Setup of run 1:
==> flow/design.v (excerpt) <==
module Viterbi(Dx, Rx, oen, rxrdy, clock, seqrdy,reset
    );
output Dx;
output oen;
output rxrdy;
input [1:0] Rx;
input seqrdy;
input reset;
input clock;
wire[3:0] A0_out;
wire[3:0] A1_out;
wire[3:0] A2_out;
wire[3:0] A3_out;
wire[3:0] A4_out;
wire[3:0] A5_out;
wire[3:0] A6_out;
wire[3:0] A7_out;
 wire [3:0] acs0_pm_out;
 wire [3:0] acs1_pm_out;
 wire [3:0] acs2_pm_out;
 wire [3:0] acs3_pm_out;
 wire [3:0] acs4_pm_out;
 wire [3:0] acs5_pm_out;   
 wire [3:0] acs6_pm_out;   
 wire [3:0] acs7_pm_out;
wire acs0_label;
wire acs1_label;
wire acs2_label;
wire acs3_label;
wire acs4_label;
wire acs5_label;
wire acs6_label;
wire acs7_label;
wire len;
wire aen;
wire [3:0] min_metric;
assign rxrdy = len;
wire [1:0] HD1;	wire [1:0] HD9;
wire [1:0] HD2;	wire [1:0] HD10;
wire [1:0] HD3;   wire [1:0] HD11;
wire [1:0] HD4;	wire [1:0] HD12;
wire [1:0] HD5;	wire [1:0] HD13;
wire [1:0] HD6;	wire [1:0] HD14;
  ...
==> flow/config.mk <==
export PLATFORM = sky130hd
export DESIGN_NAME = Viterbi
export DESIGN_NICKNAME = Viterbi
export VERILOG_FILES = /design/flow/design.v
export SDC_FILE = /design/flow/constraint.sdc
export NUM_CORES = 4
export LEC_CHECK = 0
export ABC_AREA = 1
export CAP_MARGIN = 20
export CORE_ASPECT_RATIO = 0.5
export CORE_MARGIN = 2
export CORE_UTILIZATION = 72
export CTS_CLUSTER_DIAMETER = 395
export CTS_CLUSTER_SIZE = 95
export PLACE_DENSITY = 0.39
export SETUP_SLACK_MARGIN = 0.53
export SLEW_MARGIN = 20
==> flow/constraint.sdc <==
create_clock -name core_clock -period 2.48 [get_ports {clock}]
set_input_delay 0.4960 -clock core_clock [delete_from_list [all_inputs] [get_ports {clock}]]
set_output_delay 0.4960 -clock core_clock [all_outputs]
set_load 0.01 [all_outputs]
run.sh (not shown) runs the stock make flow with config.mk's settings and CLKGATE_MAP_FILE=.
The flow ended early for run 1: it failed with a tool error in clock tree synthesis (4_1_cts).
Relative to run 1, the following input files were edited for run 2:
- an added TNS_END_PERCENT of 5
- a change of CORE_UTILIZATION from 72 to 46
- a deleted SETUP_SLACK_MARGIN that had been 0.53
- a deleted PLACE_DENSITY that had been 0.39
- a deleted CTS_CLUSTER_SIZE that had been 95
- a deleted CTS_CLUSTER_DIAMETER that had been 395
- a deleted ABC_AREA that had been 1
- a deleted CORE_ASPECT_RATIO that had been 0.5
- a change of the clock period (ns, I/O delays scaled along) from 2.48 to 4.42
--- outcome ---
Run 2: all stages done; final checks FAILED (negative setup slack).
Where core area is concerned, run 1 is better than run 2.
Cmp run 2 vs run 1: simple-gate share of the synthesized area lower in run 2
Number of nets produced by synthesis in run 2 vs run 1: down 380
Going from run 1 to run 2, count of input and output buffers neither gained nor lost much; final RePlAce weighted congestion -about 7%; cell total after placement decreased by about 7% relative to the old numbers.
Cmp run 2 vs run 1: area fraction in compound gates after synthesis lower in run 2
In run 2 the chip area line of the yosys report turned out 550 um^2 higher than in run 1.
[inputs] run 3 vs run 2
- CTS_CLUSTER_DIAMETER: unset -> 255
- PLACE_DENSITY_LB_ADDON: unset -> 0.06
- ABC_AREA: unset -> 1
- CORE_UTILIZATION: 46 -> 68
- TNS_END_PERCENT: 5 -> unset
- the clock period (ns, I/O delays scaled along): 4.42 -> 8.0
### Flow results
- The final layout from run 3, which completed every stage, passed the timing, DRC and antenna checks at the end of the flow.
- The flow completed for run 2, but it is not clean: the layout still shows negative setup slack.
- NOTE tap cell count run 2->run 3 decreased by more than a quarter
- Compared with run 2, run 3 ends up with less cell area.
- Run 3 ends up with a met1 usage in global routing that is 8.5 points higher than in run 2.
- [run 3] average cell area after synthesis fell 22% relative to run 2
- Comparing run 2 against run 3, there is no change at all in number of hold buffers added after CTS.
Edits applied to the flow inputs when going from run 3 to run 4:
- removing CTS_CLUSTER_DIAMETER (formerly 255)
- setting MIN_ROUTING_LAYER to met2 for the first time
- setting HOLD_SLACK_MARGIN to 0.25 for the first time
- changing SLEW_MARGIN from 20 to 25
- changing PLACE_DENSITY_LB_ADDON from 0.06 to 0.27
- setting GPL_TIMING_DRIVEN to 0 for the first time
- changing CORE_MARGIN from 2 to 8
- changing CORE_UTILIZATION from 68 to 40
- setting CTS_CLUSTER_SIZE to 42 for the first time
- changing ABC_AREA from 1 to 0
[summary]
Run 3 and run 4: one clean run, run 3; the rest did not finish clean. The lower clock tree skew after final layout came out of run 3. A master of the slowest instance on the critical path of sky130_fd_sc_hd__fa_2 is what run 4 shows, while sky130_fd_sc_hd__fa_1 belongs to run 3. From run 3 to run 4 the numbers moved as follows: highest clock rate -0.011 GHz; critical path's largest stage delay rose 120 ps. Relative to run 3, the final cell area reported for run 4 is higher.
Relative to run 4, the following input files were edited for run 5:
- a change of ABC_AREA from 0 to 1
- a change of CORE_UTILIZATION from 40 to 72
- a change of PLACE_DENSITY_LB_ADDON from 0.27 to 0.2
- an added SETUP_SLACK_MARGIN of 1.81
- a change of CORE_MARGIN from 8 to 2
- a deleted MIN_ROUTING_LAYER that had been met2
- a deleted GPL_TIMING_DRIVEN that had been 0
- a deleted HOLD_SLACK_MARGIN that had been 0.25
- a deleted CTS_CLUSTER_SIZE that had been 42
- a change of SLEW_MARGIN from 25 to 20
- a change of the clock period (ns, I/O delays scaled along) from 8.0 to 7.79
- Stage in which a tool error killed run 5: global routing (5_1_grt).
- Diff run 4 -> run 5: count of placed standard cells including taps has increased; chip width has decreased; synthesized cell count has increased; post-synth tally of flip-flops with integrated enable has remained practically unchanged; yosys stat cell total has increased.
- The final reports for run 5 and run 4 show simple logic cell fraction of the synthesized area higher in the former.
- Run 4 has higher count of cell types in the netlist than run 5.
Modified inputs, run 6 compared to run 5
- a deleted SETUP_SLACK_MARGIN that had been 1.81
- a change of PLACE_DENSITY_LB_ADDON from 0.2 to 0.27
- an added CTS_CLUSTER_SIZE of 83
- a change of the clock period (ns, I/O delays scaled along) from 7.79 to 7.77
Findings:
Compared with run 5, in run 6 total core area has remained practically unchanged; post-detailed-placement half-perimeter wirelength went up 100 um; cell total after placement has remained practically unchanged; number of port buffers now sits at about the same level; area of placed instances fell 100 um^2.
From run 5 to run 6, post-synthesis share of cell area spent on full adders, half adders and majority gates did not move at all.
Run 6 finished end to end and its layout was clean on timing, DRC and antenna.

========
Viterbi again, from the RTL that the note above started with.
clock: 7.8 ns
lec_check: 0
abc_area: 1
cap_margin: 20
core_aspect_ratio: 0.99
core_margin: 3
core_utilization: 72
cts_cluster_diameter: 72
cts_cluster_size: 15
max_routing_layer: met4
place_density_lb_addon: 0.2
slew_margin: 10
Rerun with:
==> flow/config.mk (replaced) <==
export PLATFORM = sky130hd
export DESIGN_NAME = Viterbi
export DESIGN_NICKNAME = Viterbi
export VERILOG_FILES = /design/flow/design.v
export SDC_FILE = /design/flow/constraint.sdc
export NUM_CORES = 4
export LEC_CHECK = 0
export CAP_MARGIN = 20
export CORE_MARGIN = 2
export CORE_UTILIZATION = 40
export SLEW_MARGIN = 20
==> flow/constraint.sdc (replaced) <==
create_clock -name core_clock -period 8.0 [get_ports {clock}]
set_input_delay 1.6000 -clock core_clock [delete_from_list [all_inputs] [get_ports {clock}]]
set_output_delay 1.6000 -clock core_clock [all_outputs]
set_load 0.01 [all_outputs]
After rerunning:
- The new run passed the timing, DRC and antenna checks
- global-route usage goes down by 15 points
- die size went up by 79%
- worst setup slack gets worse by 0.39 ns
- sequential share of layout area goes down by 5.5 points
- wire length rises by 5.0%
- cell area climbs by 18%
- clock-buffer cell count rises by 10
- synthesized area came out higher by 3.5%
- first-iteration DRC count drops by 23%
Rerun with:
--- a/flow/config.mk
+++ b/flow/config.mk
@@ -6,6 +6,9 @@
 export NUM_CORES = 4
 export LEC_CHECK = 0
+export ABC_AREA = 1
 export CAP_MARGIN = 20
-export CORE_MARGIN = 2
+export CORE_MARGIN = 8
 export CORE_UTILIZATION = 40
+export MIN_ROUTING_LAYER = met2
+export PLACE_DENSITY_LB_ADDON = 0.27
 export SLEW_MARGIN = 20
Sequential share of layout area went up by 4.0 points. Hold slack hardly moves. Via count went up by 47%.
Rerun with:
==> flow/config.mk (replaced) <==
export PLATFORM = sky130hd
export DESIGN_NAME = Viterbi
export DESIGN_NICKNAME = Viterbi
export VERILOG_FILES = /design/flow/design.v
export SDC_FILE = /design/flow/constraint.sdc
export NUM_CORES = 4
export LEC_CHECK = 0
export CAP_MARGIN = 20
export CORE_MARGIN = 2
export CORE_UTILIZATION = 57
export CTS_CLUSTER_SIZE = 79
export SETUP_SLACK_MARGIN = -0.4
export SLEW_MARGIN = 20
export TNS_END_PERCENT = 5
==> flow/constraint.sdc (replaced) <==
create_clock -name core_clock -period 4.42 [get_ports {clock}]
set_input_delay 0.8840 -clock core_clock [delete_from_list [all_inputs] [get_ports {clock}]]
set_output_delay 0.8840 -clock core_clock [all_outputs]
set_load 0.01 [all_outputs]
The changed run finished but failed the layout checks on setup timing. Final area is higher by a quarter to a third. Via count goes down by a quarter to a third. Routed wire length goes up by a little under a tenth. Worst hold slack degrades by 0.0040 ns. Sequential cell count stays the same. Count of clock-buffer cells in the layout decreases by 4. Clock skew came out lower by 0.012 ns. First-iteration DRC count came out lower by well over a third. Area after synthesis rose by a few percent.
Rerun with:
==> flow/config.mk (replaced) <==
export PLATFORM = sky130hd
export DESIGN_NAME = Viterbi
export DESIGN_NICKNAME = Viterbi
export VERILOG_FILES = /design/flow/design.v
export SDC_FILE = /design/flow/constraint.sdc
export NUM_CORES = 4
export LEC_CHECK = 0
export ABC_AREA = 1
export CAP_MARGIN = 20
export CORE_MARGIN = 2
export CORE_UTILIZATION = 70
export PLACE_DENSITY_LB_ADDON = 0.27
export SLEW_MARGIN = 20
==> flow/constraint.sdc (replaced) <==
create_clock -name core_clock -period 7.79 [get_ports {clock}]
set_input_delay 1.5580 -clock core_clock [delete_from_list [all_inputs] [get_ports {clock}]]
set_output_delay 1.5580 -clock core_clock [all_outputs]
set_load 0.01 [all_outputs]
What happened: The new run went through all stages and came out clean; worst hold slack degrades by 0.0044 ns; first-iteration DRC count went up by roughly a tenth; routed wire length falls by about a fifth; die area fell by about a fifth; synthesized cell count goes up by a quarter to a third; global-route usage came out higher by 3.5 points.

========
Viterbi again, from the RTL that the note above started with.
export LEC_CHECK = 0
export CAP_MARGIN = 40
export CELL_PAD_IN_SITES_DETAIL_PLACEMENT = 0
export CORE_MARGIN = 2
export CORE_UTILIZATION = 16
export GPL_ROUTABILITY_DRIVEN = 1
export GPL_TIMING_DRIVEN = 0
export MIN_ROUTING_LAYER = met2
export PLACE_DENSITY = 0.91
export SETUP_SLACK_MARGIN = -0.89
export SLEW_MARGIN = 0
create_clock -name core_clock -period 12.8 [get_ports {clock}]
The baseline completed with no timing, DRC or antenna violations.
Edit:
- CAP_MARGIN: 40 -> 20
- CELL_PAD_IN_SITES_DETAIL_PLACEMENT: 0 -> not set
- CORE_UTILIZATION: 16 -> 72
- CTS_CLUSTER_DIAMETER: not set -> 282
- CTS_CLUSTER_SIZE: not set -> 98
- GPL_ROUTABILITY_DRIVEN: 1 -> not set
- GPL_TIMING_DRIVEN: 0 -> not set
- MIN_ROUTING_LAYER: met2 -> not set
- PLACE_DENSITY: 0.91 -> 0.42
- SETUP_SLACK_MARGIN: -0.89 -> not set
- SLEW_MARGIN: 0 -> 20
- clock period: 12.8 -> 3.51 ns (I/O delays scaled with it)
After rerunning: With this change the flow failed in global routing. Area after synthesis is unchanged. Die size is lower by well over a third. Synthesized cell count does not change.
Edit:
- CTS_CLUSTER_DIAMETER: 282 -> not set
- CTS_CLUSTER_SIZE: 98 -> not set
- PLACE_DENSITY: 0.42 -> 0.4
- clock period: 3.51 -> 6.57 ns (I/O delays scaled with it)
- The new run failed in clock tree synthesis, error DPL-0033
- die area is unchanged
- synthesized area is unchanged
- synthesized cell count is unchanged
Edit:
- CORE_UTILIZATION: 72 -> 52
- PLACE_DENSITY: 0.4 -> not set
- clock period: 6.57 -> 3.79 ns (I/O delays scaled with it)
Effect: The new run completed, yet does not pass: negative setup slack. Synthesized area does not change. Die area rose by well over a third. Synthesized cell count is unchanged.

========
## v24
Starting RTL as in the previous note.
make LEC_CHECK=0 ABC_AREA=1 CAP_MARGIN=20 CORE_ASPECT_RATIO=0.5 CORE_MARGIN=2 CORE_UTILIZATION=72 CTS_CLUSTER_DIAMETER=282 CTS_CLUSTER_SIZE=98 PLACE_DENSITY=0.42 SETUP_SLACK_MARGIN=0.54 SLEW_MARGIN=20 finish   # period 3.51 ns
v24: it failed during global routing (5_1_grt), and the tool reported GRT-0232.
Relative to v24, the following input files were edited for v14:
- changing PLACE_DENSITY from 0.42 to 0.39
- changing CTS_CLUSTER_SIZE from 98 to 95
- changing SETUP_SLACK_MARGIN from 0.54 to 0.53
- changing CTS_CLUSTER_DIAMETER from 282 to 375
- changing the clock period (ns, I/O delays scaled along) from 3.51 to 2.48
--- outcome ---
- v14: it failed during clock tree synthesis (4_1_cts), and the tool reported DPL-0033.
- Of v24 and v14, the lower pre-CTS setup slack belongs to v14.
- Relative to v24, cell total after placement has increased by 20 in v14.
- Re number of instances in the synthesized netlist: no difference whatsoever between v24 and v14.
- v24 -> v14: post-synth tally of flip-flops with integrated enable delta 0, exact match
- Diff v24 -> v14: placer congestion estimate now sits lower; cell area after technology mapping now sits at about the same level; detailed placement HPWL now sits higher.
The following lists how v34 was set up differently from v14:
- CORE_UTILIZATION: 72 -> 66
- PLACE_DENSITY: 0.39 -> unset
- ABC_AREA: 1 -> unset
- SETUP_SLACK_MARGIN: 0.53 -> unset
- CTS_CLUSTER_SIZE: 95 -> unset
- CORE_ASPECT_RATIO: 0.5 -> unset
- CTS_CLUSTER_DIAMETER: 375 -> unset
- the clock period (ns, I/O delays scaled along): 2.48 -> 9.05
[summary]
Having completed the whole flow, v34 delivered a layout that passed the timing, DRC and antenna checks.
Looking at die area across v34 and v14, the one that comes out higher is v34.
Compared with v14, v34 shows a effective utilization at floorplan that is 6.0 points lower.
Chip area estimate from yosys synthesis of v34 exceeds that of v14 by a few percent.
Of v34 and v14, v34 shows the higher number of unique standard cell types used by synthesis, with v14 below it.
Compared with v14, v34 shows cell count after placement lower by 25%.
> inputs changed (v34 -> v55)
- setting ABC_AREA to 1 for the first time
- setting TNS_END_PERCENT to 5 for the first time
- setting PLACE_DENSITY_LB_ADDON to 0.27 for the first time
- changing CORE_UTILIZATION from 66 to 70
- setting CTS_CLUSTER_SIZE to 75 for the first time
- changing the clock period (ns, I/O delays scaled along) from 9.05 to 6.25
### Flow results
v55: it failed with a tool error in global routing (5_1_grt), so there are no final results. Delta (v55 minus v34): die height dropped about 4.4%; die area lost 2300 um2; post-synthesis adder-cell area fraction saw little to no change. v55 vs v34 — number of rows created at floorplan dropped by a few percent. Synthesized area was higher in the run labelled v34. v55 vs. v34: x dimension of the die went down by about 4.4%. Multiplexer share of the synthesized area ends up higher on v34. Summary — placeable core region, v55 relative to v34: lower, by 8.0%. Post-cts gate resize count delta for v55 relative to v34: 163 higher.

========
Starting RTL as in the previous note.
clock: 4.94 ns
lec_check: 0
abc_area: 1
cap_margin: 5
core_aspect_ratio: 1.58
core_margin: 2
core_utilization: 72
cts_cluster_diameter: 201
cts_cluster_size: 57
max_routing_layer: met4
place_density_lb_addon: 0.24
setup_slack_margin: -0.36
slew_margin: 10
The first run never finished: it broke off in 5_1_grt (GRT-0116).
==> next run, changes <==
- CTS_CLUSTER_SIZE: 57 -> 72
- SETUP_SLACK_MARGIN: -0.36 -> -0.15
- clock period: 4.94 -> 4.28 ns (I/O delays scaled with it)
What happened: The changed run ended with an error in 5_1_grt; synthesized area stays the same; synthesized cell count stays the same; die area is unchanged.
==> next run, changes <==
- CAP_MARGIN: 5 -> 40
- CORE_ASPECT_RATIO: 1.58 -> 0.99
- CORE_MARGIN: 2 -> 3
- CTS_CLUSTER_DIAMETER: 201 -> 364
- CTS_CLUSTER_SIZE: 72 -> 15
- PLACE_DENSITY_LB_ADDON: 0.24 -> 0.2
- SETUP_SLACK_MARGIN: -0.15 -> not set
- clock period: 4.28 -> 6.24 ns (I/O delays scaled with it)
The new run aborted during 5_1_grt.
Area after synthesis is unchanged.
Die area grows by a few percent.
Synthesized cell count does not change.
==> next run, changes <==
- CAP_MARGIN: 40 -> 20
- CORE_MARGIN: 3 -> 2
- CORE_UTILIZATION: 72 -> 71
- CTS_CLUSTER_DIAMETER: 364 -> 322
- CTS_CLUSTER_SIZE: 15 -> 34
- PLACE_DENSITY_LB_ADDON: 0.2 -> not set
- clock period: 6.24 -> 6.09 ns (I/O delays scaled with it)
The new run ended with an error in 5_1_grt.
Area after synthesis does not change.
Die area goes down slightly.
Synthesized cell count stays the same.
